==> inputs of run X <==
==> flow/design.v <==
`timescale 1ns / 1ps
module LED_flow(
  input      i_clk,                     
  input      i_rst_n,                   
  input      pause,                     
  output reg [6:0] keyboard_val,        
  output reg [7:0] keyboard             
 );
reg [1:0] cnt2;                         
reg [3:0] flag;                         
reg [23:0] flag_time;                   
reg key_clk_sec;                        
reg key_clk_sec_d;
reg [1:0] cnt;                          
reg key_clk_d;
wire key_clk  = cnt[1];                 
wire sec_tick = key_clk_sec & ~key_clk_sec_d;
wire scan_tick = key_clk & ~key_clk_d;
always @ (posedge i_clk)
   begin
     if (i_rst_n) begin
         cnt <= 2'd0;
         cnt2 <= 2'd0;
         key_clk_sec <= 1'b0;
         key_clk_sec_d <= 1'b0;
         key_clk_d <= 1'b0;
     end else begin
         cnt <= cnt + 1'b1;
         cnt2 <= (cnt2 + 1'b1) % 2'd3;
         if(cnt2 < 2'd1)
             key_clk_sec <= 1'b1;
         else
             key_clk_sec <= 1'b0;
         key_clk_sec_d <= key_clk_sec;
         key_clk_d <= key_clk;
     end
   end
always @ (posedge i_clk)
  begin
    if (i_rst_n)
        flag_time <= 24'b0;
    else if(sec_tick && !pause)
        flag_time <= (flag_time + 1'b1) % 24'd8640000;
  end
always @ (posedge i_clk)
  if (i_rst_n) begin
    flag <= 4'd0;
    keyboard <= 8'b1111_1111;
    keyboard_val <= 7'b1111111;
  end else if (scan_tick)
  begin
    flag <= (flag + 1'b1) % 4'd8;
    case(flag)
       4'h0:begin
                keyboard <= 8'b0111_1111;    
                case((flag_time / 19'd360000) / 4'd10)
                4'd0:keyboard_val <= 7'b0000001;
                4'd1:keyboard_val <= 7'b1001111;
                4'd2:keyboard_val <= 7'b0010010;
                4'd3:keyboard_val <= 7'b0000110;
                4'd4:keyboard_val <= 7'b1001100;
                4'd5:keyboard_val <= 7'b0100100;
                4'd6:keyboard_val <= 7'b0100000;
                4'd7:keyboard_val <= 7'b0001111;
                4'd8:keyboard_val <= 7'b0000000;
                4'd9:keyboard_val <= 7'b0001100;
                endcase
            end
       4'h1:begin
                keyboard <= 8'b1011_1111;    
                case((flag_time / 19'd360000) % 4'd10)
                4'd0:keyboard_val <= 7'b0000001;
                4'd1:keyboard_val <= 7'b1001111;
                4'd2:keyboard_val <= 7'b0010010;
                4'd3:keyboard_val <= 7'b0000110;
                4'd4:keyboard_val <= 7'b1001100;
                4'd5:keyboard_val <= 7'b0100100;
                4'd6:keyboard_val <= 7'b0100000;
                4'd7:keyboard_val <= 7'b0001111;
                4'd8:keyboard_val <= 7'b0000000;
                4'd9:keyboard_val <= 7'b0001100;
                endcase
            end
       4'h2:begin
                keyboard <= 8'b1101_1111;    
                case(((flag_time / 13'd6000) % 6'd60) / 4'd10)
                4'd0:keyboard_val <= 7'b0000001;
                4'd1:keyboard_val <= 7'b1001111;
                4'd2:keyboard_val <= 7'b0010010;
                4'd3:keyboard_val <= 7'b0000110;
                4'd4:keyboard_val <= 7'b1001100;
                4'd5:keyboard_val <= 7'b0100100;
                4'd6:keyboard_val <= 7'b0100000;
                4'd7:keyboard_val <= 7'b0001111;
                4'd8:keyboard_val <= 7'b0000000;
                4'd9:keyboard_val <= 7'b0001100;
                endcase
            end
       4'h3:begin
                keyboard <= 8'b1110_1111;    
                case(((flag_time / 13'd6000) % 6'd60) % 4'd10)
                4'd0:keyboard_val <= 7'b0000001;
                4'd1:keyboard_val <= 7'b1001111;
                4'd2:keyboard_val <= 7'b0010010;
                4'd3:keyboard_val <= 7'b0000110;
                4'd4:keyboard_val <= 7'b1001100;
                4'd5:keyboard_val <= 7'b0100100;
                4'd6:keyboard_val <= 7'b0100000;
                4'd7:keyboard_val <= 7'b0001111;
                4'd8:keyboard_val <= 7'b0000000;
                4'd9:keyboard_val <= 7'b0001100;
                endcase
            end
       4'h4:begin
                keyboard <= 8'b1111_0111;    
                case(((flag_time / 7'd100) % 6'd60) / 4'd10)
                4'd0:keyboard_val <= 7'b0000001;
                4'd1:keyboard_val <= 7'b1001111;
                4'd2:keyboard_val <= 7'b0010010;
                4'd3:keyboard_val <= 7'b0000110;
                4'd4:keyboard_val <= 7'b1001100;
                4'd5:keyboard_val <= 7'b0100100;
                4'd6:keyboard_val <= 7'b0100000;
                4'd7:keyboard_val <= 7'b0001111;
                4'd8:keyboard_val <= 7'b0000000;
                4'd9:keyboard_val <= 7'b0001100;
                endcase
            end
       4'h5:begin
                keyboard <= 8'b1111_1011;    
                case(((flag_time / 7'd100) % 6'd60) % 4'd10)
                4'd0:keyboard_val <= 7'b0000001;
                4'd1:keyboard_val <= 7'b1001111;
                4'd2:keyboard_val <= 7'b0010010;
                4'd3:keyboard_val <= 7'b0000110;
                4'd4:keyboard_val <= 7'b1001100;
                4'd5:keyboard_val <= 7'b0100100;
                4'd6:keyboard_val <= 7'b0100000;
                4'd7:keyboard_val <= 7'b0001111;
                4'd8:keyboard_val <= 7'b0000000;
                4'd9:keyboard_val <= 7'b0001100;
                endcase
            end
       4'h6:begin
                keyboard <= 8'b1111_1101;    
                case((flag_time % 7'd100)/4'd10)
                4'd0:keyboard_val <= 7'b0000001;
                4'd1:keyboard_val <= 7'b1001111;
                4'd2:keyboard_val <= 7'b0010010;
                4'd3:keyboard_val <= 7'b0000110;
                4'd4:keyboard_val <= 7'b1001100;
                4'd5:keyboard_val <= 7'b0100100;
                4'd6:keyboard_val <= 7'b0100000;
                4'd7:keyboard_val <= 7'b0001111;
                4'd8:keyboard_val <= 7'b0000000;
                4'd9:keyboard_val <= 7'b0001100;
                endcase
            end
       4'h7:begin
                keyboard <= 8'b1111_1110;    
                case(flag_time % 4'd10)
                4'd0:keyboard_val <= 7'b0000001;
                4'd1:keyboard_val <= 7'b1001111;
                4'd2:keyboard_val <= 7'b0010010;
                4'd3:keyboard_val <= 7'b0000110;
                4'd4:keyboard_val <= 7'b1001100;
                4'd5:keyboard_val <= 7'b0100100;
                4'd6:keyboard_val <= 7'b0100000;
                4'd7:keyboard_val <= 7'b0001111;
                4'd8:keyboard_val <= 7'b0000000;
                4'd9:keyboard_val <= 7'b0001100;
                endcase
            end
    endcase
  end
endmodule
==> flow/run.sh <==
#!/bin/bash
# the make line also repeats each setting of config.mk as NAME=value (left out here)
make -C /OpenROAD-flow-scripts/flow DESIGN_CONFIG=/design/flow/config.mk WORK_HOME=/design/flow/orfs CLKGATE_MAP_FILE= finish
==> flow/config.mk <==
export PLATFORM = sky130hd
export DESIGN_NAME = LED_flow
export DESIGN_NICKNAME = LED_flow
export VERILOG_FILES = /design/flow/design.v
export SDC_FILE = /design/flow/constraint.sdc
export NUM_CORES = 4
export LEC_CHECK = 0
export ABC_AREA = 1
export CAP_MARGIN = 20
export CORE_MARGIN = 2
export CORE_UTILIZATION = 72
export CTS_CLUSTER_SIZE = 27
export PLACE_DENSITY_LB_ADDON = 0.19
export SETUP_SLACK_MARGIN = 3.95
export SLEW_MARGIN = 20
export TNS_END_PERCENT = 5
==> flow/constraint.sdc <==
create_clock -name core_clock -period 25.5 [get_ports {i_clk}]
set_input_delay 5.1000 -clock core_clock [delete_from_list [all_inputs] [get_ports {i_clk}]]
set_output_delay 5.1000 -clock core_clock [all_outputs]
set_load 0.01 [all_outputs]
==> inputs of run Z, as changes to run X <==
CORE_UTILIZATION = 69   (was 72)
CTS_CLUSTER_SIZE = not set   (was 27)
PLACE_DENSITY = 0.6   (was not set)
PLACE_DENSITY_LB_ADDON = not set   (was 0.19)
SETUP_SLACK_MARGIN = not set   (was 3.95)
TNS_END_PERCENT = not set   (was 5)
==> flow/constraint.sdc (replaced) <==
create_clock -name core_clock -period 36.1 [get_ports {i_clk}]
set_input_delay 7.2200 -clock core_clock [delete_from_list [all_inputs] [get_ports {i_clk}]]
set_output_delay 7.2200 -clock core_clock [all_outputs]
set_load 0.01 [all_outputs]
==> comparison table <==
Post-Place Cell Area: run X 33110 µm²; run Z 25090 µm²
Yosys reg bits: run X 48; run Z 48
Vert. Die Dim: run X 191.1 µm; run Z 195.1 µm
Half-perimeter wire length after placement: run X 88460 µm; run Z 53930 µm
Placement-stage worst setup slack: run X -7.510 ns; run Z 1.742 ns
Cell count listed in synth_stat.txt: run X 4516; run Z 4516
Synthesis Warnings: run X 1; run Z 1
Die Footprint: run X 36520 µm²; run Z 38070 µm²
Result of the run: run X did not finish; run Z finished clean
Stage where the flow stopped: run X clock tree synthesis (4_1_cts); run Z -
Most frequent cell after synthesis: run X nand2_1; run Z nand2_1
Horizontal die dimension: run X 191.1 µm; run Z 195.1 µm
Number of standard-cell rows in the floorplan: run X 68; run Z 69
Sequential-to-total area share from yosys stat: run X 0.03813; run Z 0.03813
Placer congestion estimate: run X 1.023; run Z 0.9839
Syn Nets: run X 4543; run Z 4543
Synth top area share: run X 0.1734; run Z 0.1734
Fraction of the core area occupied by cells at floorplan: run X 0.7296; run Z 0.7051
Port-buffer cells: run X 17; run Z 17
Core area: run X 34540 µm²; run Z 35740 µm²
Average cell area after synthesis: run X 5.581 µm²; run Z 5.581 µm²
Post-synthesis cell type with the largest combined area: run X nand2_1; run Z nand2_1
Instance count after placement with tap cells included: run X 5945; run Z 4923

---

==> garnet <==
RTL: the design.v shown in full above, as it stands there.
Settings: LEC_CHECK=0, CAP_MARGIN=20, CORE_MARGIN=2, CORE_UTILIZATION=40, PLACE_DENSITY=0.6, SLEW_MARGIN=20; clock period 25.0 ns.
run.sh (not shown) runs the stock make flow with config.mk's settings and CLKGATE_MAP_FILE=.
==> cedar (differences from garnet) <==
--- a/flow/config.mk
+++ b/flow/config.mk
@@ -7,5 +7,8 @@
 export LEC_CHECK = 0
+export ABC_AREA = 1
 export CAP_MARGIN = 20
 export CORE_MARGIN = 2
-export CORE_UTILIZATION = 40
+export CORE_UTILIZATION = 70
+export CTS_CLUSTER_DIAMETER = 351
+export CTS_CLUSTER_SIZE = 31
 export PLACE_DENSITY = 0.6
==> flow/constraint.sdc (replaced) <==
create_clock -name core_clock -period 9.75 [get_ports {i_clk}]
set_input_delay 1.9500 -clock core_clock [delete_from_list [all_inputs] [get_ports {i_clk}]]
set_output_delay 1.9500 -clock core_clock [all_outputs]
set_load 0.01 [all_outputs]
==> Slide: Implementation Results <==
Key Metrics from the Run

Setup path
  – Worst path slowest cell: o41ai_2

Outcome
  – Status: finished clean

Cells and area
  – Count of inverters other than clock inverters in the layout: 116
  – Clkbuf count: 7

Floorplan
  – Number of tap cells inserted: 837
  – Core footprint: 61,800 sq um

Global routing
  – Vias in the first global route: 26.5k
  – Met1 usage in global routing: 0.342

Synthesis
  – Post-Syn Instances: 3,840
The numbers above come from garnet.

==> Slide: Implementation Results <==
Key Metrics from the Run

Outcome
  – Status: did not finish
  – Halt Stage: detailed placement
  – Tool Error: [ERROR DPL-0038] Utilization greater than 100%, impossible to legalize

Synthesis
  – Top cell types by occurrence after synthesis: 1,164 x nand2_1, 623 x inv_1, 424 x nor2_1
  – XOR/XNOR Area Share: 0.0633
  – Library cell occupying the most area in the post-synthesis netlist: nand2_1
  – Mean Syn Cell Area: 5.58 sq um
  – Complex-gate fraction of the synthesized area: 0.0931
  – Post-Syn Instances: 4,516
  – Area fraction in full adders, half adders and majority gates: 0.0119

Floorplan
  – Core footprint: 35,500 sq um
  – Chip area: 37,500 sq um
The numbers above come from cedar.

